==> config.mk <==
export PLATFORM = sky130hd
export DESIGN_NAME = abcd_output
export DESIGN_NICKNAME = abcd_output
export VERILOG_FILES = /design/flow/design.v
export SDC_FILE = /design/flow/constraint.sdc
export NUM_CORES = 4
export LEC_CHECK = 0
export ABC_AREA = 1
export CAP_MARGIN = 20
export CORE_MARGIN = 2
export CORE_UTILIZATION = 72
export CTS_CLUSTER_DIAMETER = 395
export SLEW_MARGIN = 20
export TNS_END_PERCENT = 45
==> run.sh <==
#!/bin/bash
# the make line also repeats each setting of config.mk as NAME=value (left out here)
make -C /OpenROAD-flow-scripts/flow DESIGN_CONFIG=/design/flow/config.mk WORK_HOME=/design/flow/orfs CLKGATE_MAP_FILE= finish
==> design.v <==
module detect_module 
(
    CLK, RSTn,
	 RX_Pin_In,
	 H2L_Sig
);
    input CLK;
	 input RSTn;
	 input RX_Pin_In;
	 output H2L_Sig;
	 reg H2L_F1;
	 reg H2L_F2;
	 always @ ( posedge CLK or negedge RSTn )
	     if( !RSTn )
		      begin
				    H2L_F1 <= 1'b1;
					 H2L_F2 <= 1'b1;
				end
		  else
		      begin
				    H2L_F1 <= RX_Pin_In;
					 H2L_F2 <= H2L_F1;
				end
	assign H2L_Sig = H2L_F2 & !H2L_F1;
endmodule
module rx_bps_module
(
    CLK, RSTn,
	 Count_Sig, 
	 BPS_CLK
);
    input CLK;
	 input RSTn;
	 input Count_Sig;
	 output BPS_CLK;
	 reg [12:0]Count_BPS;
	 always @ ( posedge CLK or negedge RSTn )
	    if( !RSTn )
		     Count_BPS <= 13'd0;
		 else if( Count_BPS == 13'd5207 )
		     Count_BPS <= 13'd0;
		 else if( Count_Sig )
		     Count_BPS <= Count_BPS + 1'b1;
		 else
		     Count_BPS <= 13'd0;
    assign BPS_CLK = ( Count_BPS == 12'd2604 ) ? 1'b1 : 1'b0;
endmodule
module rx_control_module
(
    CLK, RSTn,
	 H2L_Sig, RX_Pin_In, BPS_CLK, RX_En_Sig,
    Count_Sig, RX_Data, RX_Done_Sig
);
    input CLK;
	 input RSTn;
	 input H2L_Sig;
	 input RX_En_Sig;
	 input RX_Pin_In;
	 input BPS_CLK;
	 output Count_Sig;
	 output [7:0]RX_Data;
	 output RX_Done_Sig;
	 reg [3:0]i;
	 reg [7:0]rData;
	 reg isCount;
	 reg isDone;
	 always @ ( posedge CLK or negedge RSTn )
	     if( !RSTn )
		      begin 
		          i <= 4'd0;
					 rData <= 8'd0;
					 isCount <= 1'b0;
					 isDone <= 1'b0;	 
				end
		  else if( RX_En_Sig )
		      case ( i )
			       4'd0 :
					 if( H2L_Sig ) begin i <= i + 1'b1; isCount <= 1'b1; end
					 4'd1 : 
					 if( BPS_CLK ) begin i <= i + 1'b1; end
					 4'd2, 4'd3, 4'd4, 4'd5, 4'd6, 4'd7, 4'd8, 4'd9 :
					 if( BPS_CLK ) begin i <= i + 1'b1; rData[ i - 2 ] <= RX_Pin_In; end
					 4'd10 :
					 if( BPS_CLK ) begin i <= i + 1'b1; end
					 4'd11 :
					 if( BPS_CLK ) begin i <= i + 1'b1; end
					 4'd12 :
					 begin i <= i + 1'b1; isDone <= 1'b1; isCount <= 1'b0; end
					 4'd13 :
					 begin i <= 4'd0; isDone <= 1'b0; end
				endcase
	 assign Count_Sig = isCount;
	 assign RX_Data = rData;
	 assign RX_Done_Sig = isDone;
endmodule
module rx_module
(
    CLK, RSTn,
    RX_Pin_In, RX_En_Sig,
	 RX_Done_Sig, RX_Data
);
    input CLK;
	 input RSTn;
	 input RX_Pin_In;
	 input RX_En_Sig;
	 output [7:0]RX_Data;
	 output RX_Done_Sig;
	 wire H2L_Sig;
	 detect_module U1
	 (
	     .CLK( CLK ),
		  .RSTn( RSTn ),
		  .RX_Pin_In( RX_Pin_In ),     
		  .H2L_Sig( H2L_Sig )          
	 );
	 wire BPS_CLK;
	 rx_bps_module U2
	 (
	     .CLK( CLK ),
		  .RSTn( RSTn ),
		  .Count_Sig( Count_Sig ),    
		  .BPS_CLK( BPS_CLK )         
	 );
	 wire Count_Sig;
	 rx_control_module U3
	 (
	     .CLK( CLK ),
		  .RSTn( RSTn ),
		  .H2L_Sig( H2L_Sig ),       
		  .RX_En_Sig( RX_En_Sig ),   
		  .RX_Pin_In( RX_Pin_In ),   
		  .BPS_CLK( BPS_CLK ),       
		  .Count_Sig( Count_Sig ),     
		  .RX_Data( RX_Data ),         
		  .RX_Done_Sig( RX_Done_Sig )  
	 );
endmodule
module control_module
(
    CLK, RSTn,
	RX_Done_Sig,
	RX_Data,
	RX_En_Sig,
	RX_Data_Out,
	RX_Valid_Out
);
    input CLK;
	input RSTn;
	input RX_Done_Sig;
	input [7:0]RX_Data;
	output RX_En_Sig;
	output [7:0]RX_Data_Out;
	output RX_Valid_Out;
	reg [7:0]rData_0;
	reg isEn;
	reg isValid;
    always @ ( posedge CLK or negedge RSTn )
	    if( !RSTn )
		    begin rData_0 <= 8'd0; isEn <= 1'b0; isValid <= 1'b0; end
		else if( RX_Done_Sig )     
		    begin rData_0 <= RX_Data; isEn <= 1'b0; isValid <= 1'b1; end
		else begin isEn <= 1'b1; isValid <= 1'b0; end
	assign RX_Data_Out  = rData_0 ;
	assign RX_En_Sig = isEn;
	assign RX_Valid_Out = isValid;
endmodule
module rx_module_demo
(
    CLK, RSTn,
	RX_Pin_In,
	RX_Data_Out,
	RX_Valid_Out
);
    input CLK;
	input RSTn;
	input RX_Pin_In;
    output [7:0]RX_Data_Out;
    output RX_Valid_Out;
	wire RX_Done_Sig;
	wire [7:0]RX_Data;
	rx_module U1
	(
	    .CLK( CLK ),
		.RSTn( RSTn ),
		.RX_Pin_In( RX_Pin_In ),    
		.RX_En_Sig( RX_En_Sig ),    
		.RX_Done_Sig( RX_Done_Sig ),   
		.RX_Data( RX_Data )            
	);
	wire RX_En_Sig;
	wire [7:0]Output_Data;
	wire Output_Valid;
	control_module U2
	(
	    .CLK( CLK ),
	    .RSTn( RSTn ),
		.RX_Done_Sig( RX_Done_Sig ),   
		.RX_Data( RX_Data ),           
		.RX_En_Sig( RX_En_Sig ),       
		.RX_Data_Out( Output_Data ),   
		.RX_Valid_Out( Output_Valid )  
	);
	 assign RX_Data_Out = Output_Data;
	 assign RX_Valid_Out = Output_Valid;
endmodule
module data_pro
(
	input clk,
	input rstn,
	input [7:0] data_in,
	input data_valid,
	output [15:0] delay_set_a, 
	output [15:0] delay_set_b,
	output [15:0] delay_set_c, 
	output [15:0] delay_set_d,
	output [15:0] duty_cycle,
	output [15:0] sub_clk_feq,
	output [15:0] sub_clk_scl
);
	reg [7:0] funct;
	reg [15:0] data;
	reg [1:0] state;
	reg update;
	reg [15:0] delay_set_a_reg;
	reg [15:0] delay_set_b_reg;
	reg [15:0] delay_set_c_reg;
	reg [15:0] delay_set_d_reg;
	reg [15:0] duty_cycle_reg;
	reg [15:0] sub_clk_feq_reg;
	reg [15:0] sub_clk_scl_reg;
	always @(posedge clk or negedge rstn) begin		 
		if (!rstn) begin
			funct <= 8'd0;
			data <= 15'd0;
			state <= 2'd0;
			update <= 1'b0;
		end
		else if (data_valid) begin
			case (state)							 
				2'd0: begin					 
					funct <= data_in;
					state <= state + 1;
					update <= 1'b0;
				end
				2'd1: begin					 
					data[15:8] <= data_in;
					state <= state +1;
					update <= 1'b0;
				end
				2'd2: begin 					 
					data[7:0] <= data_in;
					state <= 2'd0;
					update <= 1'b1;
				end
				default: begin
					funct <= 8'd0;
					data[15:0] <= 15'd0;
					state <= 2'd0;
					update <= 1'b0;
				end
			endcase
		end
		else begin
			update <= 1'b0;
		end
	end
	always @(posedge clk or negedge rstn) begin		 
		if (!rstn) begin
			delay_set_a_reg <= 15'd0;				 
			delay_set_b_reg <= 15'd10;
			delay_set_c_reg <= 15'd20;
			delay_set_d_reg <= 15'd30;
			duty_cycle_reg <= 15'd5;
			sub_clk_scl_reg <= 15'd1000;
			sub_clk_feq_reg <= 15'd10;
		end
		else if (update) begin
			case (funct)
				8'd65: delay_set_a_reg <= data;
				8'd66: delay_set_b_reg <= data;
				8'd67: delay_set_c_reg <= data;
				8'd68: delay_set_d_reg <= data;
				8'd69: duty_cycle_reg <= data;
				8'd70: if (data != 16'd0) sub_clk_feq_reg <= data;	 
				8'd83: if (data != 16'd0) sub_clk_scl_reg <= data;
				8'd0: ;
				default: ;
			endcase
		end
	end
	assign delay_set_a = delay_set_a_reg;
	assign delay_set_b = delay_set_b_reg;
	assign delay_set_c = delay_set_c_reg;
	assign delay_set_d = delay_set_d_reg;
	assign duty_cycle = duty_cycle_reg;
	assign sub_clk_feq = sub_clk_feq_reg;
	assign sub_clk_scl = sub_clk_scl_reg;
endmodule
module ch_output_module
(
	input clk,
	input rstn,
	input [15:0] sub_clk_feq,
	input [15:0] sub_clk_scl,
	input [15:0] duty_cycle,
	input [15:0] delay_set,
	output ch_output
);
	reg ch_output_reg;
	reg [15:0] sub_clk_count;
	reg [15:0] subsub_clk_count;
	reg [15:0] subsub_count;
	wire [15:0] sub_clk_sum;
	wire [15:0] subsub_clk_sum;
	assign sub_clk_sum = 50000000 / sub_clk_feq;
	assign subsub_clk_sum = 50000000 / sub_clk_scl;
	always @(posedge clk or negedge rstn) begin 
		if (!rstn) begin
			ch_output_reg <= 0;
			sub_clk_count <= 0;
			subsub_clk_count <=0;
			subsub_count <= 0;
		end else if (sub_clk_count >= sub_clk_sum) begin
			sub_clk_count <= 0;
			subsub_clk_count <= 0;
			subsub_count <=0;
			if (delay_set == 0) begin 
				ch_output_reg <= 1;
			end else begin
				ch_output_reg <= 0;
			end
		end else if (subsub_clk_count >= subsub_clk_sum) begin
			subsub_clk_count <= 0;
			subsub_count <= subsub_count + 1;
			if ( (subsub_count < delay_set - 1) & (delay_set != 0) ) begin
				ch_output_reg <= 0;
			end else if (subsub_count < (delay_set + duty_cycle - 1) ) begin 
				ch_output_reg <= 1;
			end else if (subsub_count >= (delay_set + duty_cycle - 1) ) begin 
				ch_output_reg <= 0;
			end
		end else begin
			sub_clk_count <= sub_clk_count + 1;
			subsub_clk_count <= subsub_clk_count + 1;
		end
	end
	assign ch_output = ch_output_reg;
endmodule
module abcd_output
(
	input clk,						 
	input rstn,
	input rx_pin_in,
	output ch_a_output, ch_b_output, ch_c_output, ch_d_output
);
	wire [7:0] rx_data_out;			 
	wire rx_valid;					 
	wire [15:0] delay_set_a;		 
	wire [15:0] delay_set_b;
	wire [15:0] delay_set_c;
	wire [15:0] delay_set_d;		
	wire [15:0] duty_cycle;			 
	wire [15:0] sub_clk_feq;
	wire [15:0] sub_clk_scl;
	rx_module_demo u1				 
	(
		.CLK(clk),
		.RSTn(rstn),
		.RX_Pin_In(rx_pin_in),		 
		.RX_Data_Out(rx_data_out),	 
		.RX_Valid_Out(rx_valid)
	);
	data_pro u2						 
	(
		.clk(clk),
		.rstn(rstn),
		.data_in(rx_data_out),		 
		.data_valid(rx_valid),
		.delay_set_a(delay_set_a),	 
		.delay_set_b(delay_set_b),
		.delay_set_c(delay_set_c),
		.delay_set_d(delay_set_d),
		.duty_cycle(duty_cycle),	 
		.sub_clk_feq(sub_clk_feq),	 
		.sub_clk_scl(sub_clk_scl)	 
	);
	ch_output_module u_a
	(
		.clk(clk),
		.sub_clk_feq(sub_clk_feq),
		.sub_clk_scl(sub_clk_scl),
		.rstn(rstn),
		.delay_set(delay_set_a),
		.duty_cycle(duty_cycle),
		.ch_output(ch_a_output)
	);
	ch_output_module u_b
	(
		.clk(clk),
		.sub_clk_feq(sub_clk_feq),
		.sub_clk_scl(sub_clk_scl),
		.rstn(rstn),
		.delay_set(delay_set_b),
		.duty_cycle(duty_cycle),
		.ch_output(ch_b_output)
	);
	ch_output_module u_c
	(
		.clk(clk),
		.sub_clk_feq(sub_clk_feq),
		.sub_clk_scl(sub_clk_scl),
		.rstn(rstn),
		.delay_set(delay_set_c),
		.duty_cycle(duty_cycle),
		.ch_output(ch_c_output)
	);
	ch_output_module u_d
	(
		.clk(clk),
		.sub_clk_feq(sub_clk_feq),
		.sub_clk_scl(sub_clk_scl),
		.rstn(rstn),
		.delay_set(delay_set_d),
		.duty_cycle(duty_cycle),
		.ch_output(ch_d_output)
	);
endmodule
==> constraint.sdc <==
create_clock -name core_clock -period 92.5 [get_ports {clk}]
set_input_delay 18.5000 -clock core_clock [delete_from_list [all_inputs] [get_ports {clk}]]
set_output_delay 18.5000 -clock core_clock [all_outputs]
set_load 0.01 [all_outputs]
==> results of run 1 <==
[final cells by class]
type                       instances  area share (%)
sequential                       374            11.9
inverter                        1594            7.69
tap                             1391            2.21
multi-input combinational       9618            75.6
antenna                            1         0.00318
clock inverter                    19           0.416
timing repair buffer              62           0.632
clock buffer                      59            1.53
[per-layer routing]
| metal | wire length [µm] | up-vias |
|---|---|---|
| met3 | 16100 | 965 |
| li1 | - | 39300 |
| met5 | 0 | - |
| met4 | 13800 | 0 |
| met2 | 104000 | 3196 |
| met1 | 89700 | 36700 |
[metrics by stage]
stage	worst slack, ns	util [%]
2_1_floorplan	22.04	-
3_3_place_gp	12.30	73.4
3_5_place_dp	10.43	73.4
4_1_cts	10.16	74.8
5_1_grt	0.326	74.8
6_report	8.79	74.8
==> summary.txt, run 1 <==
Yosys chip area: 76300 µm²
Worst setup SP type: register
area share of xor/xnor cells in the synthesized design: 9.62%
Clk Latency, worst-skew pair: 0.61 ns
WHS Endpoint: u1.U1.U1.H2L_F2$_DFF_PN1_
Fmax achieved: 0.0119 GHz
CP arrival: 84.18 ns
CTS Hold Bufs: 0
M3 GR Usage: 4.94%
critical path type: reg -> reg
Mux area share: 0.0820%
Ys Warns: 6
area leader, netlist: ha_1
Routed WL per cell: 17.0 µm
row count: 119
IO Pins: 7
reg-to-reg startpoint: u2.sub_clk_feq_reg[0]$_DFFE_PN0P_
die area: 109000 µm²
final wirelength: 224000 µm
minimum clock period after layout: 83.71 ns
CP dominant cell by count: nand2_1
number of global-route vias before repair: 76500
Largest logic family: simple AND/OR/NAND/NOR gates
Setup TNS: 0 ns
HP Start: u1.U1.U1.H2L_F1$_DFF_PN1_
mapped cell area: 76300 µm²
# nets final: 12800
GR Util met1: 48.1%
total iterations of the first detailed-routing run: 6
Dominant flop cell: dfrtp_1
Hold Path Class: reg -> reg
Largest type area fraction: 17.6%
commonest cells in the synthesized netlist: 2521 x nand2_1, 1501 x inv_1, 1071 x ha_1, 1021 x a21oi_1, 900 x o21ai_0
Core Density at Floorplan: 72.5%
initial antenna violation count: 4
Final Hold Vio Count: 0
end point of the critical path: u_b.ch_output_reg$_DFFE_PN0P_
WHS Path Cells: 0
Cell Type Count: 97
instance count on the critical path: 438
Slew HR: 30.3%
pin count of the biggest net entering global routing: 166
total CTS buffers: 42
Yosys top cell by instances: nand2_1
Inst Count DP: 13000
gr usage total: 39.9%
Core Area: 105000 µm²
synthesized area per cell: 6.48 µm²
Final Slew Violations: 0
DRT iter0 DRCs: 6733
Critical Path Start: u2.sub_clk_feq_reg[0]$_DFFE_PN0P_
Post-synth EDFFs: 0
Root Buffer Master: clkbuf_16
yosys simple share: 32.2%
Worst Tran Pin Value: 1.02 ns
Die Y: 330 µm
Vias: 80100
area post-placement: 77200 µm²
reg2reg end: u_b.ch_output_reg$_DFFE_PN0P_
gpl congestion: 1.01
GR Layer Usage met2: 68.7%
CP max FO: 36
area delta synth->final: 3.23%
Crit path max-delay family: AND-OR/OR-AND gates
GR peak layer: met2
cells in synth_stat.txt: 11800
Synth Register Bits: 374
CTS HTree Levels: 2
Critical Path Sink Type: register
Max Root-Sink Buffers: 3
dpl hpwl: 173000 µm
hold_ws: 0.365 ns
R2R cell count: 438
die extent in x: 330 µm
Seq/Total Area, Yosys: 12.3%
clock skew: 0.0508 ns
final non-filler cell total: 13100
vias per cell: 6.11
Data required, critical path: 92.98 ns
number of logged tool warnings: 46
final setup vio count: 0
layout filler cell count: 8626
final worst-path cycle share: 90.5%
Clock Sinks: 374
Nets at Floorplan: 12900
status: timing/DRC/antenna clean
drc violations: 0
PostCTS Resize Cnt: 0
reg-to-reg setup timing slack: 8.79 ns
CTS tree: done
logic area: 59600 µm²
Final ANT Viol Nets: 0
Post-Synthesis Cells: 11800
global-route wire length before repair: 365000 µm
post-CTS setup repair buffer count: 0
RSZ-0062 raised after global routing: no
Buffers on Ports: 6
Max-Cap Viols: 0
clock slew at reported path FFs: 0.06 ns
Design Area, Final: 78800 µm²
Slowest cell on crit path: nor2_1
adder share: 17.7%
gr ovfl total: 0
Sequential Area: 9390 µm²
main area contributors: ha_1 18%, nand2_1 12%, dfrtp_1 12%, inv_1 7.4%, a21oi_1 6.7%
Post-synth ARST share: 100%
CP max stage delay: 0.84 ns
WP buf/inv: 60
yosys aoi share: 18.5%
==> inputs of run 2 (changes only) <==
- ABC_AREA: 1 -> not set
- CORE_UTILIZATION: 72 -> 66
- CTS_CLUSTER_DIAMETER: 395 -> not set
- TNS_END_PERCENT: 45 -> not set
- clock period: 92.5 -> 138.0 ns (I/O delays scaled with it)
==> summary.txt, run 2 <==
die area: 115000 µm² (+5.9%)
die extent in x: 339 µm (+2.9%)
Dominant flop cell: dfrtp_1
WHS Endpoint: u1.U1.U1.H2L_F2$_DFF_PN1_
Final Hold Vio Count: 0 (unchanged)
RSZ-0062 raised after global routing: no
clock skew: 0.0495 ns (-0.00122 ns)
Mux area share: 4.91% (+4.8 points)
Crit path max-delay family: AND-OR/OR-AND gates
Cell Type Count: 136 (+40%)
R2R cell count: 429 (-2.1%)
area delta synth->final: 4.07%
Vias: 74600 (-6.9%)
CTS HTree Levels: 2 (unchanged)
Yosys chip area: 74200 µm² (-2.8%)
gpl congestion: 1.00 (-0.34%)
final wirelength: 219000 µm (-2.2%)
Max-Cap Viols: 0 (unchanged)
IO Pins: 7 (unchanged)
Slowest cell on crit path: inv_1
vias per cell: 6.57 (+7.6%)
final setup vio count: 0 (unchanged)
Design Area, Final: 77200 µm² (-2.1%)
DRT iter0 DRCs: 6063 (-10%)
reg-to-reg setup timing slack: 33.91 ns (+25.11 ns)
Post-Synthesis Cells: 9973 (-15%)
global-route wire length before repair: 357000 µm (-2.1%)
end point of the critical path: u_b.ch_output_reg$_DFFE_PN0P_
clock slew at reported path FFs: 0.06 ns (about the same)
Setup TNS: 0 ns (unchanged)
CP dominant cell by count: a21o_1
Nets at Floorplan: 11100 (-14%)
Final Slew Violations: 0 (unchanged)
Core Area: 111000 µm² (+5.6%)
number of logged tool warnings: 46 (unchanged)
commonest cells in the synthesized netlist: 1071 x ha_1, 998 x nor2_1, 841 x nand2_1, 765 x a21oi_1, 682 x o21ai_0
Post-synth EDFFs: 0 (unchanged)
Critical Path Sink Type: register
Post-synth ARST share: 100% (unchanged)
reg2reg end: u_b.ch_output_reg$_DFFE_PN0P_
critical path type: reg -> reg
Root Buffer Master: clkbuf_16
drc violations: 0 (unchanged)
area leader, netlist: ha_1
Synth Register Bits: 374 (unchanged)
reg-to-reg startpoint: u2.sub_clk_scl_reg[15]$_DFFE_PN0P_
layout filler cell count: 9629 (+12%)
mapped cell area: 74200 µm² (-2.8%)
Fmax achieved: 0.00961 GHz (-20%)
Buffers on Ports: 6 (unchanged)
main area contributors: ha_1 18%, dfrtp_1 12%, xnor2_1 5.9%, a21oi_1 5.2%, nor2_1 5.1%
row count: 122 (+2.5%)
WHS Path Cells: 0 (unchanged)
status: timing/DRC/antenna clean
minimum clock period after layout: 104.09 ns (+20.39 ns)
CP max FO: 43 (+19%)
Ys Warns: 6 (unchanged)
Clock Sinks: 374 (unchanged)
Critical Path Start: u2.sub_clk_scl_reg[15]$_DFFE_PN0P_
Seq/Total Area, Yosys: 12.7% (+0.36 points)
synthesized area per cell: 7.44 µm² (+15%)
post-CTS setup repair buffer count: 0 (unchanged)
CP max stage delay: 0.95 ns (+0.11 ns)
Data required, critical path: 138.43 ns (+45.45 ns)
pin count of the biggest net entering global routing: 171 (+3.0%)
adder share: 18.2% (+0.52 points)
Sequential Area: 9390 µm² (unchanged)
HP Start: u1.U1.U1.H2L_F1$_DFF_PN1_
Largest type area fraction: 18.1% (+0.51 points)
final worst-path cycle share: 75.4% (-15 points)
# nets final: 10900 (-15%)
Slew HR: 24.3% (-6.0 points)
Max Root-Sink Buffers: 3 (unchanged)
logic area: 61900 µm² (+4.0%)
Final ANT Viol Nets: 0 (unchanged)
total CTS buffers: 42 (unchanged)
total iterations of the first detailed-routing run: 8 (+2)
instance count on the critical path: 429 (-2.1%)
cells in synth_stat.txt: 9973 (-15%)
yosys aoi share: 26.3% (+7.8 points)
Core Density at Floorplan: 66.7% (-5.8 points)
number of global-route vias before repair: 70700 (-7.6%)
CTS Hold Bufs: 0 (unchanged)
Largest logic family: AND-OR/OR-AND gates
area share of xor/xnor cells in the synthesized design: 9.89% (+0.28 points)
dpl hpwl: 166000 µm (-4.0%)
CTS tree: done
Clk Latency, worst-skew pair: 0.63 ns (+0.02 ns)
gr ovfl total: 0 (unchanged)
PostCTS Resize Cnt: 0 (unchanged)
Yosys top cell by instances: ha_1
Die Y: 339 µm (+2.9%)
gr usage total: 36.5% (-3.3 points)
area post-placement: 75700 µm² (-2.1%)
Worst Tran Pin Value: 1.12 ns (+0.101 ns)
yosys simple share: 24.2% (-8.0 points)
Routed WL per cell: 19.3 µm (+13%)
Worst setup SP type: register
initial antenna violation count: 2 (-2)
Hold Path Class: reg -> reg
WP buf/inv: 16 (-73%)
CP arrival: 104.53 ns (+20.35 ns)
-- run 2: metal layers --
| layer | track usage (%) | share of wire [%] | vias up | routed length [µm] |
|---|---|---|---|---|
| li1 | - | - | 36300 | - |
| met3 | 3.76 | 6.6 | 466 | 14500 |
| met2 | 62.3 | 46 | 2576 | 101000 |
| met5 | 0 | 0 | - | 0 |
| met1 | 47.9 | 44 | 35300 | 95300 |
| met4 | 13.1 | 3.8 | 0 | 8210 |
-- run 2: per-stage QoR --
| stage | setup slack [ns] | hold WS (ns) | util, % | cells |
|---|---|---|---|---|
| 2_1_floorplan | 47.05 | 0.351 | - | 9973 |
| 3_3_place_gp | 36.50 | 0.355 | 68.1 | 11300 |
| 3_5_place_dp | 35.79 | 0.362 | 68.1 | 11300 |
| 4_1_cts | 35.21 | 0.370 | 69.4 | 11400 |
| 5_1_grt | 25.63 | 0.374 | 69.4 | 11400 |
| 6_report | 33.91 | 0.367 | 69.4 | 11400 |
-- run 2: layout make-up --
cell class              count  share of cell area [%]
well taps                1488                    2.41
clock inverters            25                   0.486
multi-input cells        8849                    80.3
diodes                      3                 0.00973
repair buffers             89                   0.913
inverters                 477                    2.32
clock buffers              53                    1.44
flip-flops and latches    374                    12.2
==> inputs of run 3 (changes only) <==
- ABC_AREA: not set -> 1
- CORE_UTILIZATION: 66 -> 70
- clock period: 138.0 -> 68.8 ns (I/O delays scaled with it)
==> summary.txt, run 3 <==
status: complete, but fails checks
violated checks: max-capacitance violations, max-slew violations
IO Pins: 7 (unchanged)
WHS Endpoint: u1.U1.U1.H2L_F2$_DFF_PN1_
area leader, netlist: ha_1
DRT iter0 DRCs: 6475 (+6.8%)
Post-synth EDFFs: 0 (unchanged)
global-route wire length before repair: 366000 µm (+2.7%)
Yosys top cell by instances: nand2_1
Critical Path Sink Type: register
WP buf/inv: 76 (+60)
area share of xor/xnor cells in the synthesized design: 9.62% (-0.28 points)
# nets final: 13100 (+20%)
CP max FO: 27 (-37%)
CTS tree: done
Dominant flop cell: dfrtp_1
Inst Count DP: 13200 (+17%)
gpl congestion: 1.00 (about the same)
Antenna diodes: 0 (-3)
Critical Path Start: u2.sub_clk_feq_reg[1]$_DFFE_PN1P_
drc violations: 0 (unchanged)
CP dominant cell by count: nand2_1
total CTS buffers: 41 (-2.4%)
CP max stage delay: 0.62 ns (-0.33 ns)
yosys aoi share: 18.5% (-7.8 points)
Final Hold Vio Count: 0 (unchanged)
HP Start: u1.U1.U1.H2L_F1$_DFF_PN1_
Clk Latency, worst-skew pair: 0.60 ns (-0.03 ns)
Final Slew Violations: 3 (+3)
total iterations of the first detailed-routing run: 9 (+1)
WHS Path Cells: 0 (unchanged)
vias per cell: 6.09 (-7.4%)
Largest logic family: simple AND/OR/NAND/NOR gates
Ys Warns: 6 (unchanged)
Data required, critical path: 69.30 ns (-69.13 ns)
Die Y: 334 µm (-1.5%)
pin count of the biggest net entering global routing: 107 (-37%)
CTS HTree Levels: 2 (unchanged)
critical path type: reg -> reg
reg2reg end: u_a.ch_output_reg$_DFFE_PN0P_
hold_ws: 0.367 ns (-0.000362 ns)
reg-to-reg startpoint: u2.sub_clk_feq_reg[1]$_DFFE_PN1P_
minimum clock period after layout: 64.86 ns (-39.24 ns)
Slowest cell on crit path: dfstp_2
die extent in x: 334 µm (-1.5%)
Slew HR: -34.5% (-59 points)
CTS Hold Bufs: 0 (unchanged)
adder share: 17.7% (-0.52 points)
final wirelength: 235000 µm (+7.5%)
end point of the critical path: u_a.ch_output_reg$_DFFE_PN0P_
reg-to-reg setup timing slack: 3.94 ns (-29.96 ns)
number of logged tool warnings: 45 (-2.2%)
Root Buffer Master: clkbuf_16
Synth Register Bits: 374 (unchanged)
Yosys chip area: 76300 µm² (+2.9%)
Clock Sinks: 374 (unchanged)
Routed WL per cell: 17.4 µm (-9.6%)
Buffers on Ports: 6 (unchanged)
Max Root-Sink Buffers: 3 (unchanged)
row count: 121 (-0.82%)
yosys simple share: 32.2% (+8.0 points)
R2R cell count: 458 (+6.8%)
die area: 112000 µm² (-2.9%)
Worst Tran Pin Value: 1.97 ns (+0.847 ns)
clock skew: 0.0441 ns (-0.00541 ns)
synthesized area per cell: 6.48 µm² (-13%)
Max-Cap Viols: 1 (+1)
Post-Synthesis Cells: 11800 (+18%)
Cell Type Count: 97 (-29%)
Core Area: 109000 µm² (-2.3%)
initial antenna violation count: 2 (unchanged)
area delta synth->final: 9.36%
Crit path max-delay family: AND-OR/OR-AND gates
Seq/Total Area, Yosys: 12.3% (-0.36 points)
number of global-route vias before repair: 76800 (+8.6%)
gr usage total: 38.8% (+2.3 points)
Vias: 82300 (+10%)
CP arrival: 65.36 ns (-39.17 ns)
Hold Path Class: reg -> reg
final worst-path cycle share: 94.3% (+19 points)
main area contributors: ha_1 18%, nand2_1 12%, dfrtp_1 12%, inv_1 7.4%, a21oi_1 6.7%
commonest cells in the synthesized netlist: 2521 x nand2_1, 1501 x inv_1, 1071 x ha_1, 1021 x a21oi_1, 900 x o21ai_0
clock slew at reported path FFs: 0.06 ns (about the same)
Final ANT Viol Nets: 0 (unchanged)
Core Density at Floorplan: 70.3% (+3.6 points)
Placement Setup Slack: -6.36 ns (-42.15 ns)
Mux area share: 0.0820% (-4.8 points)
cells in synth_stat.txt: 11800 (+18%)
Nets at Floorplan: 12900 (+16%)
mapped cell area: 76300 µm² (+2.9%)
Final WS setup: 3.94 ns (-29.96 ns)
gr ovfl total: 0 (unchanged)
final setup vio count: 0 (unchanged)
Worst setup SP type: register
dpl hpwl: 173000 µm (+4.1%)
Largest type area fraction: 17.6% (-0.51 points)
Fmax achieved: 0.0154 GHz (+60%)
Post-synth ARST share: 100% (unchanged)
final non-filler cell total: 13500 (+19%)
instance count on the critical path: 458 (+6.8%)
==> run 3: repair_timing <==
item,4_1_cts,5_1_grt
endpoints found under the setup margin,196,196
resized,82,447
setup buffers,19,201
gates cloned,6,31
pin swaps,7,141
==> run 3: area by class of cell <==
type                            instances  area (µm²)
Timing Repair Buffer                  405        3300
Tap cell                             1414        1770
Sequential cell                       374        9390
Inverter                             1594        6290
Multi-Input combinational cell       9633       61100
Timing Repair inverter                 18         125
Fill cell                            8515       25100
Clock buffer                           59        1160
Clock inverter                         17         289
==> run 3: layer usage <==
metal	vias up	share of wire [%]	global-route usage [%]
li1	40100	-	-
met1	37800	40	46.8
met2	3416	47	67.2
met3	978	7.4	4.63
met4	0	6.4	21.0
met5	-	0	0
==> run 3: per-stage QoR <==
step | TNS, ns | util, % | instance area [µm²]
2_1_floorplan | 0 | - | 76300
4_1_cts | 0 | 73.8 | 80100
6_report | 0 | 76.9 | 83500
3_5_place_dp | -1007.22 | 72.1 | 78200
3_3_place_gp | -774.02 | 72.1 | 78200
5_1_grt | -117.62 | 76.9 | 83500
==> inputs of run 4 (changes only) <==
- CORE_UTILIZATION: 70 -> 72
- CTS_CLUSTER_SIZE: not set -> 36
- HOLD_SLACK_MARGIN: not set -> -0.1
- PLACE_DENSITY_LB_ADDON: not set -> 0.28
- clock period: 68.8 -> 87.1 ns (I/O delays scaled with it)
==> summary.txt, run 4 <==
Routed WL per cell: 17.0 µm (-2.4%)
cells in synth_stat.txt: 11800 (unchanged)
Post-Synthesis Cells: 11800 (unchanged)
reg2reg end: u_c.sub_clk_count[1]$_DFFE_PN0P_
area delta synth->final: 3.46%
WHS Path Cells: 0 (unchanged)
area leader, netlist: ha_1
Hold Path Class: reg -> reg
global-route wire length before repair: 361000 µm (-1.4%)
CP max FO: 34 (+26%)
synthesized area per cell: 6.48 µm² (unchanged)
final worst-path cycle share: 91.1% (-3.2 points)
commonest cells in the synthesized netlist: 2521 x nand2_1, 1501 x inv_1, 1071 x ha_1, 1021 x a21oi_1, 900 x o21ai_0
Critical Path Sink Type: register
main area contributors: ha_1 18%, nand2_1 12%, dfrtp_1 12%, inv_1 7.4%, a21oi_1 6.7%
Setup TNS: 0 ns (unchanged)
pin count of the biggest net entering global routing: 104 (-2.8%)
met3 WL post-DR: 16100 µm (-7.9%)
gpl congestion: 0.994 (-1.1%)
Yosys chip area: 76300 µm² (unchanged)
Final Hold Vio Count: 0 (unchanged)
Ys Warns: 6 (unchanged)
Mux area share: 0.0820% (unchanged)
mapped cell area: 76300 µm² (unchanged)
CP dominant cell by count: nand2_1
number of global-route vias before repair: 75800 (-1.3%)
# nets final: 12800 (-2.7%)
reg-to-reg setup timing slack: 7.76 ns (+3.81 ns)
Design Area, Final: 79000 µm² (-5.4%)
final non-filler cell total: 13100 (-2.8%)
CP max stage delay: 0.76 ns (+0.14 ns)
yosys aoi share: 18.5% (unchanged)
Core Area: 105000 µm² (-3.0%)
Largest logic family: simple AND/OR/NAND/NOR gates
final setup vio count: 0 (unchanged)
CTS HTree Levels: 2 (unchanged)
DRT iter0 DRCs: 6447 (-0.43%)
adder share: 17.7% (unchanged)
R2R cell count: 446 (-2.6%)
logic area: 59600 µm² (-2.5%)
layout filler cell count: 8662 (+1.7%)
Slowest cell on crit path: clkinv_1
Slew HR: 28.2% (+63 points)
total iterations of the first detailed-routing run: 8 (-1)
initial antenna violation count: 7 (+5)
RSZ-0062 raised after global routing: no
HP Start: u1.U1.U1.H2L_F1$_DFF_PN1_
number of logged tool warnings: 44 (-2.2%)
Yosys top cell by instances: nand2_1
DR top layer: met5
Final ANT Viol Nets: 0 (unchanged)
Final Util: 75.0% (-1.9 points)
die area: 109000 µm² (-2.7%)
Inst Count DP: 13000 (-1.0%)
Synth Register Bits: 374 (unchanged)
WHS Endpoint: u1.U1.U1.H2L_F2$_DFF_PN1_
area post-placement: 77300 µm² (-1.2%)
final wirelength: 223000 µm (-5.1%)
gr usage total: 39.6% (+0.78 points)
Critical Path Start: u2.sub_clk_feq_reg[1]$_DFFE_PN1P_
reg-to-reg startpoint: u2.sub_clk_feq_reg[1]$_DFFE_PN1P_
drc violations: 0 (unchanged)
Sequential Area: 9390 µm² (unchanged)
WP buf/inv: 66 (-13%)
die extent in x: 330 µm (-1.4%)
Nets at Floorplan: 12900 (unchanged)
Final Slew Violations: 0 (-3)
gr ovfl total: 0 (unchanged)
status: timing/DRC/antenna clean
Post-synth ARST share: 100% (unchanged)
end point of the critical path: u_c.sub_clk_count[1]$_DFFE_PN0P_
clock skew: 0.0417 ns (-0.00247 ns)
dpl hpwl: 172000 µm (-0.59%)
clock slew at reported path FFs: 0.06 ns (about the same)
Fmax achieved: 0.0126 GHz (-18%)
Worst Tran Pin Value: 1.07 ns (-0.892 ns)
vias per cell: 6.09 (about the same)
Met2 Routed Length: 104000 µm (-4.8%)
Post-synth EDFFs: 0 (unchanged)
instance count on the critical path: 446 (-2.6%)
hold_ws: 0.365 ns (-0.00178 ns)
critical path type: reg -> reg
CTS tree: done
Clk Latency, worst-skew pair: 0.62 ns (+0.02 ns)
minimum clock period after layout: 79.34 ns (+14.49 ns)
Max-Cap Viols: 0 (-1)
Buffers on Ports: 6 (unchanged)
IO Pins: 7 (unchanged)
yosys simple share: 32.2% (unchanged)
Clock Sinks: 374 (unchanged)
area share of xor/xnor cells in the synthesized design: 9.62% (unchanged)
Worst setup SP type: register
row count: 119 (-1.7%)
Largest type area fraction: 17.6% (unchanged)
Data required, critical path: 87.59 ns (+18.29 ns)
Die Y: 330 µm (-1.4%)
Core Density at Floorplan: 72.5% (+2.2 points)
Root Buffer Master: clkbuf_16
Max Root-Sink Buffers: 3 (unchanged)
total CTS buffers: 43 (+4.9%)
Cell Type Count: 97 (unchanged)
CP arrival: 79.84 ns (+14.48 ns)
Crit path max-delay family: AND-OR/OR-AND gates
Seq/Total Area, Yosys: 12.3% (unchanged)
Dominant flop cell: dfrtp_1
Vias: 80000 (-2.8%)
Metal-1 WL: 89200 µm (-4.0%)
run 4: what timing repair did:
item,4_1_cts,5_1_grt
buffers inserted,0,6
hold buffers,0,0
resized,0,21
setup endpoints to repair,0,196
run 4: final cells by class:
| type | instances | share of cell area [%] |
|---|---|---|
| Multi-Input combinational cell | 9619 | 75.5 |
| Timing Repair inverter | 4 | 0.0285 |
| Tap cell | 1391 | 2.20 |
| Clock buffer | 62 | 1.54 |
| Inverter | 1594 | 7.72 |
| Timing Repair Buffer | 72 | 0.742 |
| Sequential cell | 374 | 11.9 |
| Antenna cell | 2 | 0.00634 |
| Clock inverter | 18 | 0.374 |
run 4: routing by layer:
layer  track usage [%]  up-vias
li1                  -    39300
met1              47.4    36700
met2              68.7     3088
met3              5.23      913
met4              21.4        4
met5                 0        -
run 4: per-stage QoR:
step | setup WS, ns
3_5_place_dp | 5.21
3_3_place_gp | 6.70
6_report | 7.76
2_1_floorplan | 16.64
5_1_grt | 0.0833
4_1_cts | 5.00
==> inputs of run 5 (changes only) <==
- CTS_CLUSTER_DIAMETER: not set -> 330
- CTS_CLUSTER_SIZE: 36 -> 97
- HOLD_SLACK_MARGIN: -0.1 -> not set
- PLACE_DENSITY: not set -> 0.4
- PLACE_DENSITY_LB_ADDON: 0.28 -> not set
- SETUP_SLACK_MARGIN: not set -> 4.59
- TNS_END_PERCENT: not set -> 10
- clock period: 87.1 -> 60.1 ns (I/O delays scaled with it)
==> summary.txt, run 5 <==
Largest logic family: simple AND/OR/NAND/NOR gates
Ys Warns: 6 (unchanged)
Post-synth ARST share: 100% (unchanged)
area leader, netlist: ha_1
row count: 119 (unchanged)
IO Pins: 7 (unchanged)
Synth Register Bits: 374 (unchanged)
main area contributors: ha_1 18%, nand2_1 12%, dfrtp_1 12%, inv_1 7.4%, a21oi_1 6.7%
Max Root-Sink Buffers: 3 (unchanged)
adder share: 17.7% (unchanged)
Placement Setup Slack: -2.55 ns (-7.76 ns)
mapped cell area: 76300 µm² (unchanged)
die extent in x: 330 µm (unchanged)
area share of xor/xnor cells in the synthesized design: 9.62% (unchanged)
total CTS buffers: 7 (-84%)
Root Buffer Master: clkbuf_16
last stage reached: global routing
Post-synth EDFFs: 0 (unchanged)
Mux area share: 0.0820% (unchanged)
Die Y: 330 µm (unchanged)
Nets at Floorplan: 12900 (unchanged)
Yosys top cell by instances: nand2_1
Post-Synthesis Cells: 11800 (unchanged)
Largest type area fraction: 17.6% (unchanged)
dpl hpwl: 174000 µm (+0.94%)
Core Area: 105000 µm² (unchanged)
status: aborted with a tool error
Core Density at Floorplan: 72.5% (unchanged)
yosys simple share: 32.2% (unchanged)
gpl congestion: 1.03 (+3.8%)
synthesized area per cell: 6.48 µm² (unchanged)
Buffers on Ports: 6 (unchanged)
area post-placement: 81800 µm² (+5.9%)
cells in synth_stat.txt: 11800 (unchanged)
CTS HTree Levels: 1 (-1)
Seq/Total Area, Yosys: 12.3% (unchanged)
commonest cells in the synthesized netlist: 2521 x nand2_1, 1501 x inv_1, 1071 x ha_1, 1021 x a21oi_1, 900 x o21ai_0
Cell Type Count: 97 (unchanged)
Clock Sinks: 374 (unchanged)
die area: 109000 µm² (unchanged)
Yosys chip area: 76300 µm² (unchanged)
yosys aoi share: 18.5% (unchanged)
Dominant flop cell: dfrtp_1
[run 5: metrics by stage]
stage	hold WS, ns	std cells
floorplan	0.354	11800
global placement	0.358	13400
detailed placement	0.360	13400
CTS	0.390	13700
[run 5: timing repair]
action                     in CTS
buffers inserted              321
hold buffers                    0
setup endpoints to repair     196
resized                       502
pin swaps                     342
cloned                         40
==> inputs of run 6 (changes only) <==
- ABC_AREA: 1 -> not set
- CELL_PAD_IN_SITES_DETAIL_PLACEMENT: not set -> 2
- CORE_ASPECT_RATIO: not set -> 1.23
- CORE_MARGIN: 2 -> 9
- CORE_UTILIZATION: 72 -> 66
- CTS_CLUSTER_DIAMETER: 330 -> not set
- CTS_CLUSTER_SIZE: 97 -> not set
- PLACE_DENSITY: 0.4 -> not set
- SETUP_SLACK_MARGIN: 4.59 -> not set
- TNS_END_PERCENT: 10 -> not set
- clock period: 60.1 -> 101.0 ns (I/O delays scaled with it)
==> summary.txt, run 6 <==
Yosys chip area: 74200 µm² (-2.8%)
die extent in x: 320 µm (-2.8%)
Ys Warns: 6 (unchanged)
Synth Register Bits: 374 (unchanged)
Largest logic family: AND-OR/OR-AND gates
area share of xor/xnor cells in the synthesized design: 9.89% (+0.28 points)
Largest type area fraction: 18.1% (+0.51 points)
Cell Type Count: 136 (+40%)
Yosys top cell by instances: ha_1
die area: 125000 µm² (+15%)
Core Area: 111000 µm² (+5.3%)
Mux area share: 4.91% (+4.8 points)
tool error: [ERROR DPL-0033] detailed placement checks failed during check placement.
last stage reached: detailed placement
row count: 135 (+13%)
Nets at Floorplan: 11100 (-14%)
adder share: 18.2% (+0.52 points)
gpl congestion: 0.999 (-3.2%)
Post-Synthesis Cells: 9973 (-15%)
Post-synth EDFFs: 0 (unchanged)
status: aborted with a tool error
Core Density at Floorplan: 66.9% (-5.6 points)
Seq/Total Area, Yosys: 12.7% (+0.36 points)
main area contributors: ha_1 18%, dfrtp_1 12%, xnor2_1 5.9%, a21oi_1 5.2%, nor2_1 5.1%
Dominant flop cell: dfrtp_1
synthesized area per cell: 7.44 µm² (+15%)
Buffers on Ports: 6 (unchanged)
IO Pins: 7 (unchanged)
cells in synth_stat.txt: 9973 (-15%)
yosys aoi share: 26.3% (+7.8 points)
yosys simple share: 24.2% (-8.0 points)
area leader, netlist: ha_1
Post-synth ARST share: 100% (unchanged)
mapped cell area: 74200 µm² (-2.8%)
commonest cells in the synthesized netlist: 1071 x ha_1, 998 x nor2_1, 841 x nand2_1, 765 x a21oi_1, 682 x o21ai_0
Die Y: 390 µm (+18%)
==> inputs of run 7 (changes only) <==
- ABC_AREA: not set -> 1
- CAP_MARGIN: 20 -> 5
- CELL_PAD_IN_SITES_DETAIL_PLACEMENT: 2 -> 1
- CELL_PAD_IN_SITES_GLOBAL_PLACEMENT: not set -> 2
- CORE_ASPECT_RATIO: 1.23 -> not set
- CORE_MARGIN: 9 -> 10
- CORE_UTILIZATION: 66 -> 24
- CTS_CLUSTER_SIZE: not set -> 36
- GPL_ROUTABILITY_DRIVEN: not set -> 1
- HOLD_SLACK_MARGIN: not set -> 0.17
- MAX_ROUTING_LAYER: not set -> met4
- MIN_ROUTING_LAYER: not set -> met2
- PLACE_DENSITY_LB_ADDON: not set -> 0.12
- SETUP_SLACK_MARGIN: not set -> 5.0
- TNS_END_PERCENT: not set -> 40
- clock period: 101.0 -> 172.0 ns (I/O delays scaled with it)
==> summary.txt, run 7 <==
Dominant flop cell: dfrtp_1
total CTS buffers: 50
Max-Cap Viols: 0
mapped cell area: 76300 µm² (+2.9%)
vias per cell: 6.88
number of logged tool warnings: 41
Yosys chip area: 76300 µm² (+2.9%)
Seq/Total Area, Yosys: 12.3% (-0.36 points)
# nets final: 12800
clock slew at reported path FFs: 0.06 ns
Cell Type Count: 97 (-29%)
reg-to-reg setup timing slack: 82.68 ns
Routed WL per cell: 19.6 µm
Hold Path Class: reg -> reg
HP Start: u1.U1.U1.H2L_F1$_DFF_PN1_
WP buf/inv: 66
instance count on the critical path: 433
commonest cells in the synthesized netlist: 2521 x nand2_1, 1501 x inv_1, 1071 x ha_1, 1021 x a21oi_1, 900 x o21ai_0
PostCTS Resize Cnt: 0
end point of the critical path: u_b.ch_output_reg$_DFFE_PN0P_
R2R cell count: 433
Post-Synthesis Cells: 11800 (+18%)
CP arrival: 89.90 ns
WHS Endpoint: u1.U1.U1.H2L_F2$_DFF_PN1_
CTS HTree Levels: 2
Die Y: 584 µm (+50%)
area share of xor/xnor cells in the synthesized design: 9.62% (-0.28 points)
Worst Tran Pin Value: 1.15 ns
Clock Sinks: 374
CP dominant cell by count: nand2_1
drc violations: 0
yosys aoi share: 18.5% (-7.8 points)
Synth Register Bits: 374 (unchanged)
RSZ-0062 raised after global routing: no
main area contributors: ha_1 18%, nand2_1 12%, dfrtp_1 12%, inv_1 7.4%, a21oi_1 6.7%
gpl congestion: 0.900 (-9.9%)
Crit path max-delay family: AND-OR/OR-AND gates
dpl hpwl: 245000 µm
area leader, netlist: ha_1
total iterations of the first detailed-routing run: 6
Data required, critical path: 172.57 ns
Yosys top cell by instances: nand2_1
clock skew: 0.0955 ns
pin count of the biggest net entering global routing: 84
Root Buffer Master: clkbuf_16
yosys simple share: 32.2% (+8.0 points)
IO Pins: 7 (unchanged)
Final Util: 26.1%
die area: 341000 µm² (+170%)
Clk Latency, worst-skew pair: 0.71 ns
status: timing/DRC/antenna clean
final wirelength: 313000 µm
synthesized area per cell: 6.48 µm² (-13%)
post-CTS setup repair buffer count: 0
Slew HR: 23.0%
Largest type area fraction: 17.6% (-0.51 points)
Nets at Floorplan: 12900 (+16%)
number of global-route vias before repair: 125000
CP max stage delay: 0.87 ns
area delta synth->final: 8.41%
Post-synth EDFFs: 0 (unchanged)
critical path type: reg -> reg
Setup TNS: 0 ns
minimum clock period after layout: 89.32 ns
DRT iter0 DRCs: 10600
Inst Count DP: 15900
global-route wire length before repair: 481000 µm
Ys Warns: 6 (unchanged)
Critical Path Start: u2.sub_clk_feq_reg[0]$_DFFE_PN0P_
Vias: 110000
hold_ws: 0.377 ns
Fmax achieved: 0.0112 GHz
CP max FO: 34
WHS Path Cells: 0
Post-synth ARST share: 100% (unchanged)
final worst-path cycle share: 51.9%
Final Slew Violations: 0
Mux area share: 0.0820% (-4.8 points)
Final Hold Vio Count: 0
die extent in x: 584 µm (+82%)
Slowest cell on crit path: nor2_1
CTS Hold Bufs: 0
Buffers on Ports: 6 (unchanged)
initial antenna violation count: 0
reg2reg end: u_b.ch_output_reg$_DFFE_PN0P_
Largest logic family: simple AND/OR/NAND/NOR gates
CTS tree: done
gr ovfl total: 0
Final ANT Viol Nets: 0
Core Area: 317000 µm² (+190%)
final setup vio count: 0
row count: 207 (+53%)
adder share: 17.7% (-0.52 points)
final non-filler cell total: 16000
Critical Path Sink Type: register
Max Root-Sink Buffers: 3
cells in synth_stat.txt: 11800 (+18%)
Worst setup SP type: register
Core Density at Floorplan: 24.1% (-43 points)
reg-to-reg startpoint: u2.sub_clk_feq_reg[0]$_DFFE_PN0P_
gr usage total: 27.9%
run 7: metrics by stage:
| step | instance area (µm²) | worst slack (ns) |
|---|---|---|
| 2_1_floorplan | 76300 | 101.54 |
| 3_5_place_dp | 81000 | 83.25 |
| 4_1_cts | 82700 | 82.99 |
| 5_1_grt | 82700 | 71.28 |
| 3_3_place_gp | 81000 | 83.52 |
| 6_report | 82700 | 82.68 |
run 7: area by class of cell:
| type | count | area [µm²] |
|---|---|---|
| sequential | 374 | 9390 |
| fill | 39800 | 235000 |
| inverter | 1594 | 6060 |
| timing repair buffer | 96 | 761 |
| clock buffer | 76 | 1470 |
| tap | 4180 | 5230 |
| antenna | 19 | 47.5 |
| multi-input combinational | 9618 | 59600 |
| clock inverter | 16 | 204 |
run 7: layer usage:
layer	up-vias	share of wire [%]	track usage, %
met4	0	3.3	1.59
met2	30100	54	32.7
met3	1211	43	38.3
li1	39100	-	-
met1	39600	0	-
met5	-	0	-
==> inputs of run 8 (changes only) <==
- ABC_AREA: 1 -> not set
- CAP_MARGIN: 5 -> 20
- CELL_PAD_IN_SITES_DETAIL_PLACEMENT: 1 -> not set
- CELL_PAD_IN_SITES_GLOBAL_PLACEMENT: 2 -> not set
- CORE_MARGIN: 10 -> 2
- CORE_UTILIZATION: 24 -> 40
- CTS_CLUSTER_SIZE: 36 -> not set
- GPL_ROUTABILITY_DRIVEN: 1 -> not set
- HOLD_SLACK_MARGIN: 0.17 -> not set
- MAX_ROUTING_LAYER: met4 -> not set
- MIN_ROUTING_LAYER: met2 -> not set
- PLACE_DENSITY_LB_ADDON: 0.12 -> not set
- TNS_END_PERCENT: 40 -> not set
- clock period: 172.0 -> 104.0 ns (I/O delays scaled with it)
==> summary.txt, run 8 <==
final setup vio count: 0 (unchanged)
Critical Path Start: u2.sub_clk_scl_reg[0]$_DFFE_PN0P_
area delta synth->final: 7.52%
end point of the critical path: u_d.sub_clk_count[13]$_DFFE_PN0P_
main area contributors: ha_1 18%, dfrtp_1 12%, xnor2_1 5.9%, a21oi_1 5.2%, nor2_1 5.1%
Data required, critical path: 104.48 ns (-68.09 ns)
WHS Endpoint: u1.U1.U1.H2L_F2$_DFF_PN1_
Mux area share: 4.91% (+4.8 points)
Routed WL per cell: 18.6 µm (-5.1%)
Clock Sinks: 374 (unchanged)
Core Area: 185000 µm² (-42%)
HP Start: u1.U1.U1.H2L_F1$_DFF_PN1_
Clk Latency, worst-skew pair: 0.63 ns (-0.08 ns)
final worst-path cycle share: 88.1% (+36 points)
die area: 189000 µm² (-45%)
CTS Hold Bufs: 0 (unchanged)
Root Buffer Master: clkbuf_16
Inst Count DP: 12300 (-23%)
IO Pins: 7 (unchanged)
initial antenna violation count: 9 (+9)
Final ANT Viol Nets: 0 (unchanged)
vias per cell: 5.96 (-13%)
area post-placement: 77000 µm² (-4.9%)
clock slew at reported path FFs: 0.06 ns (about the same)
Cell Type Count: 136 (+40%)
number of global-route vias before repair: 69900 (-44%)
CP max FO: 39 (+15%)
number of logged tool warnings: 41 (unchanged)
Slowest cell on crit path: or4_4
Design Area, Final: 79700 µm² (-3.6%)
synthesized area per cell: 7.44 µm² (+15%)
DRT iter0 DRCs: 5402 (-49%)
Worst Tran Pin Value: 1.05 ns (-0.103 ns)
Hold Path Class: reg -> reg
layout filler cell count: 18700 (-53%)
WP buf/inv: 22 (-67%)
yosys aoi share: 26.3% (+7.8 points)
pin count of the biggest net entering global routing: 83 (-1.2%)
hold_ws: 0.363 ns (-0.0140 ns)
Critical Path Sink Type: register
Post-Synthesis Cells: 9973 (-15%)
reg2reg end: u_d.sub_clk_count[13]$_DFFE_PN0P_
Antenna diodes: 0 (-19)
adder share: 18.2% (+0.52 points)
Synth Register Bits: 374 (unchanged)
area leader, netlist: ha_1
area share of xor/xnor cells in the synthesized design: 9.89% (+0.28 points)
Dominant flop cell: dfrtp_1
Setup TNS: 0 ns (unchanged)
mapped cell area: 74200 µm² (-2.8%)
instance count on the critical path: 441 (+1.8%)
drc violations: 0 (unchanged)
final wirelength: 231000 µm (-26%)
Core Density at Floorplan: 40.1% (+16 points)
Max Root-Sink Buffers: 3 (unchanged)
CP max stage delay: 0.74 ns (-0.13 ns)
Post-synth ARST share: 100% (unchanged)
Max-Cap Viols: 0 (unchanged)
minimum clock period after layout: 91.63 ns (+2.31 ns)
WHS Path Cells: 0 (unchanged)
Final Slew Violations: 0 (unchanged)
gr ovfl total: 0 (unchanged)
Slew HR: 30.1% (+7.2 points)
Fmax achieved: 0.0109 GHz (-2.5%)
CP dominant cell by count: a21o_1
CP arrival: 92.11 ns (+2.21 ns)
yosys simple share: 24.2% (-8.0 points)
Final Hold Vio Count: 0 (unchanged)
Yosys top cell by instances: ha_1
row count: 158 (-24%)
Largest logic family: AND-OR/OR-AND gates
global-route wire length before repair: 369000 µm (-23%)
Buffers on Ports: 6 (unchanged)
reg-to-reg setup timing slack: 12.37 ns (-70.31 ns)
Seq/Total Area, Yosys: 12.7% (+0.36 points)
Post-synth EDFFs: 0 (unchanged)
Crit path max-delay family: AND-OR/OR-AND gates
Nets at Floorplan: 11100 (-14%)
Largest type area fraction: 18.1% (+0.51 points)
CTS tree: done
cells in synth_stat.txt: 9973 (-15%)
# nets final: 11000 (-14%)
Vias: 74100 (-33%)
Ys Warns: 6 (unchanged)
RSZ-0062 raised after global routing: no
reg-to-reg startpoint: u2.sub_clk_scl_reg[0]$_DFFE_PN0P_
commonest cells in the synthesized netlist: 1071 x ha_1, 998 x nor2_1, 841 x nand2_1, 765 x a21oi_1, 682 x o21ai_0
gr usage total: 23.6% (-4.3 points)
dpl hpwl: 178000 µm (-27%)
status: timing/DRC/antenna clean
total CTS buffers: 47 (-6.0%)
total iterations of the first detailed-routing run: 8 (+2)
Yosys chip area: 74200 µm² (-2.8%)
clock skew: 0.0612 ns (-0.0343 ns)
final non-filler cell total: 12400 (-22%)
gpl congestion: 0.952 (+5.8%)
Worst setup SP type: register
R2R cell count: 441 (+1.8%)
die extent in x: 435 µm (-26%)
critical path type: reg -> reg
CTS HTree Levels: 2 (unchanged)
Die Y: 435 µm (-26%)
==> run 8: area by class of cell <==
cell class	instances	area, µm²	share of cell area [%]
Timing Repair Buffer	152	1210	1.51
Tap cell	2480	3100	3.89
Sequential cell	374	9390	11.8
Clock buffer	64	1290	1.62
Multi-Input combinational cell	8852	62500	78.4
Timing Repair inverter	1	5.00	0.00628
Inverter	477	1840	2.31
Clock inverter	24	407	0.510
==> run 8: stage by stage <==
step	util (%)	setup WS, ns
floorplan	-	13.05
global placement	41.7	2.79
detailed placement	41.7	2.13
CTS	42.6	5.02
global route	43.1	4.92
finish	43.1	12.37
==> run 8: repair_timing <==
item                                    in CTS  in global routing
gates cloned                                 2                  2
pin swaps                                    2                 15
resized                                     12                159
endpoints found under the setup margin     196                196
setup buffers                                1                 47
==> run 8: metal layers <==
layer	wire, µm	global-route usage, %	up-vias
met5	0	0	-
li1	-	-	36500
met4	6180	6.16	0
met1	110000	32.9	35300
met3	10600	1.62	365
met2	105000	39.3	1851
==> inputs of run 9 (changes only) <==
- ABC_AREA: not set -> 1
- CAP_MARGIN: 20 -> 10
- CELL_PAD_IN_SITES_DETAIL_PLACEMENT: not set -> 2
- CELL_PAD_IN_SITES_GLOBAL_PLACEMENT: not set -> 1
- CORE_ASPECT_RATIO: not set -> 1.62
- CORE_MARGIN: 2 -> 9
- CORE_UTILIZATION: 40 -> 34
- CTS_CLUSTER_DIAMETER: not set -> 198
- GPL_ROUTABILITY_DRIVEN: not set -> 1
- PLACE_DENSITY_LB_ADDON: not set -> 0.06
- SETUP_SLACK_MARGIN: 5.0 -> -2.0
- SLEW_MARGIN: 20 -> 25
- TNS_END_PERCENT: not set -> 75
- clock period: 104.0 -> 95.9 ns (I/O delays scaled with it)
==> summary.txt, run 9 <==
# nets final: 12800 (+17%)
Buffers on Ports: 6 (unchanged)
critical path type: reg -> reg
Root Buffer Master: clkbuf_16
Post-synth ARST share: 100% (unchanged)
Fmax achieved: 0.0116 GHz (+6.0%)
Slowest cell on crit path: ha_1
Core Area: 223000 µm² (+21%)
Clock Sinks: 374 (unchanged)
Nets at Floorplan: 12900 (+16%)
Yosys top cell by instances: nand2_1
reg2reg end: u_b.ch_output_reg$_DFFE_PN0P_
final worst-path cycle share: 90.2% (+2.1 points)
CP max FO: 34 (-13%)
Die Y: 621 µm (+43%)
mapped cell area: 76300 µm² (+2.9%)
CTS tree: done
Data required, critical path: 96.38 ns (-8.10 ns)
HP Start: u1.U1.U1.H2L_F1$_DFF_PN1_
Vias: 80700 (+9.0%)
PostCTS Resize Cnt: 0 (-12)
Critical Path Sink Type: register
Worst Tran Pin Value: 1.00 ns (-0.0474 ns)
reg-to-reg startpoint: u2.sub_clk_feq_reg[0]$_DFFE_PN0P_
Critical Path Start: u2.sub_clk_feq_reg[0]$_DFFE_PN0P_
area leader, netlist: ha_1
row count: 221 (+40%)
dpl hpwl: 256000 µm (+44%)
Post-synth EDFFs: 0 (unchanged)
Core Density at Floorplan: 34.2% (-6.0 points)
post-CTS setup repair buffer count: 0 (-1)
final wirelength: 306000 µm (+32%)
yosys simple share: 32.2% (+8.0 points)
Final Hold Vio Count: 0 (unchanged)
Crit path max-delay family: AND-OR/OR-AND gates
pin count of the biggest net entering global routing: 94 (+13%)
gr ovfl total: 0 (unchanged)
clock slew at reported path FFs: 0.06 ns (about the same)
Inst Count DP: 14600 (+19%)
CTS Hold Bufs: 0 (unchanged)
number of logged tool warnings: 41 (unchanged)
Worst setup SP type: register
clock skew: 0.0217 ns (-0.0395 ns)
Clk Latency, worst-skew pair: 0.61 ns (-0.02 ns)
Max-Cap Viols: 0 (unchanged)
Routed WL per cell: 20.9 µm (+12%)
Final Slew Violations: 0 (unchanged)
Dominant flop cell: dfrtp_1
cells in synth_stat.txt: 11800 (+18%)
Sequential Area: 9390 µm² (about the same)
area delta synth->final: 5.96%
Synth Register Bits: 374 (unchanged)
number of global-route vias before repair: 91400 (+31%)
Cell Type Count: 97 (-29%)
CP max stage delay: 0.85 ns (+0.11 ns)
global-route wire length before repair: 486000 µm (+32%)
DRT iter0 DRCs: 2135 (-60%)
Final Util: 36.2% (-6.9 points)
yosys aoi share: 18.5% (-7.8 points)
Setup TNS: 0 ns (unchanged)
total iterations of the first detailed-routing run: 5 (-3)
die area: 242000 µm² (+28%)
Seq/Total Area, Yosys: 12.3% (-0.36 points)
gr usage total: 24.5% (+0.87 points)
Placement Setup Slack: 8.31 ns (+6.18 ns)
total CTS buffers: 45 (-4.3%)
IO Pins: 7 (unchanged)
final setup vio count: 0 (unchanged)
drc violations: 0 (unchanged)
CP arrival: 86.96 ns (-5.15 ns)
Mux area share: 0.0820% (-4.8 points)
Max Root-Sink Buffers: 3 (unchanged)
reg-to-reg setup timing slack: 9.42 ns (-2.95 ns)
end point of the critical path: u_b.ch_output_reg$_DFFE_PN0P_
die extent in x: 390 µm (-10%)
area share of xor/xnor cells in the synthesized design: 9.62% (-0.28 points)
WHS Endpoint: u1.U1.U1.H2L_F2$_DFF_PN1_
status: timing/DRC/antenna clean
minimum clock period after layout: 86.48 ns (-5.15 ns)
initial antenna violation count: 6 (-3)
Final WS setup: 9.42 ns (-2.95 ns)
logic area: 59600 µm² (-4.6%)
vias per cell: 5.51 (-7.6%)
Ys Warns: 6 (unchanged)
Largest logic family: simple AND/OR/NAND/NOR gates
final non-filler cell total: 14700 (+18%)
Largest type area fraction: 17.6% (-0.51 points)
CTS HTree Levels: 2 (unchanged)
Yosys chip area: 76300 µm² (+2.9%)
synthesized area per cell: 6.48 µm² (-13%)
adder share: 17.7% (-0.52 points)
layout filler cell count: 27800 (+49%)
Slew HR: 33.1% (+3.0 points)
R2R cell count: 439 (-0.45%)
Final ANT Viol Nets: 0 (unchanged)
WHS Path Cells: 0 (unchanged)
main area contributors: ha_1 18%, nand2_1 12%, dfrtp_1 12%, inv_1 7.4%, a21oi_1 6.7%
gpl congestion: 0.883 (-7.3%)
commonest cells in the synthesized netlist: 2521 x nand2_1, 1501 x inv_1, 1071 x ha_1, 1021 x a21oi_1, 900 x o21ai_0
CP dominant cell by count: nand2_1
Hold Path Class: reg -> reg
instance count on the critical path: 439 (-0.45%)
Post-Synthesis Cells: 11800 (+18%)
WP buf/inv: 62 (+180%)
## run 9: layer usage
metal | wire length, µm | track usage [%] | vias to the layer above
met3 | 4260 | 1.45 | 704
met1 | 106000 | 22.3 | 39900
met4 | 18400 | 12.4 | 2
met2 | 177000 | 52.4 | 858
li1 | - | - | 39200
met5 | 12 | 0 | -
## run 9: area by class of cell
class	instances	share of cell area, %
antenna	2	0.00619
clock buffer	64	1.60
clock inverter	17	0.234
inverter	1594	7.49
multi-input combinational	9618	73.7
sequential	374	11.6
tap	2899	4.49
timing repair buffer	92	0.904
## run 9: per-stage QoR
stage                     area, µm²  hold WS (ns)
after detailed placement      79400         0.358
after global placement        79300         0.357
final                         80900         0.364
after global routing          80900         0.373
after CTS                     80800         0.366
after floorplan               76300         0.354
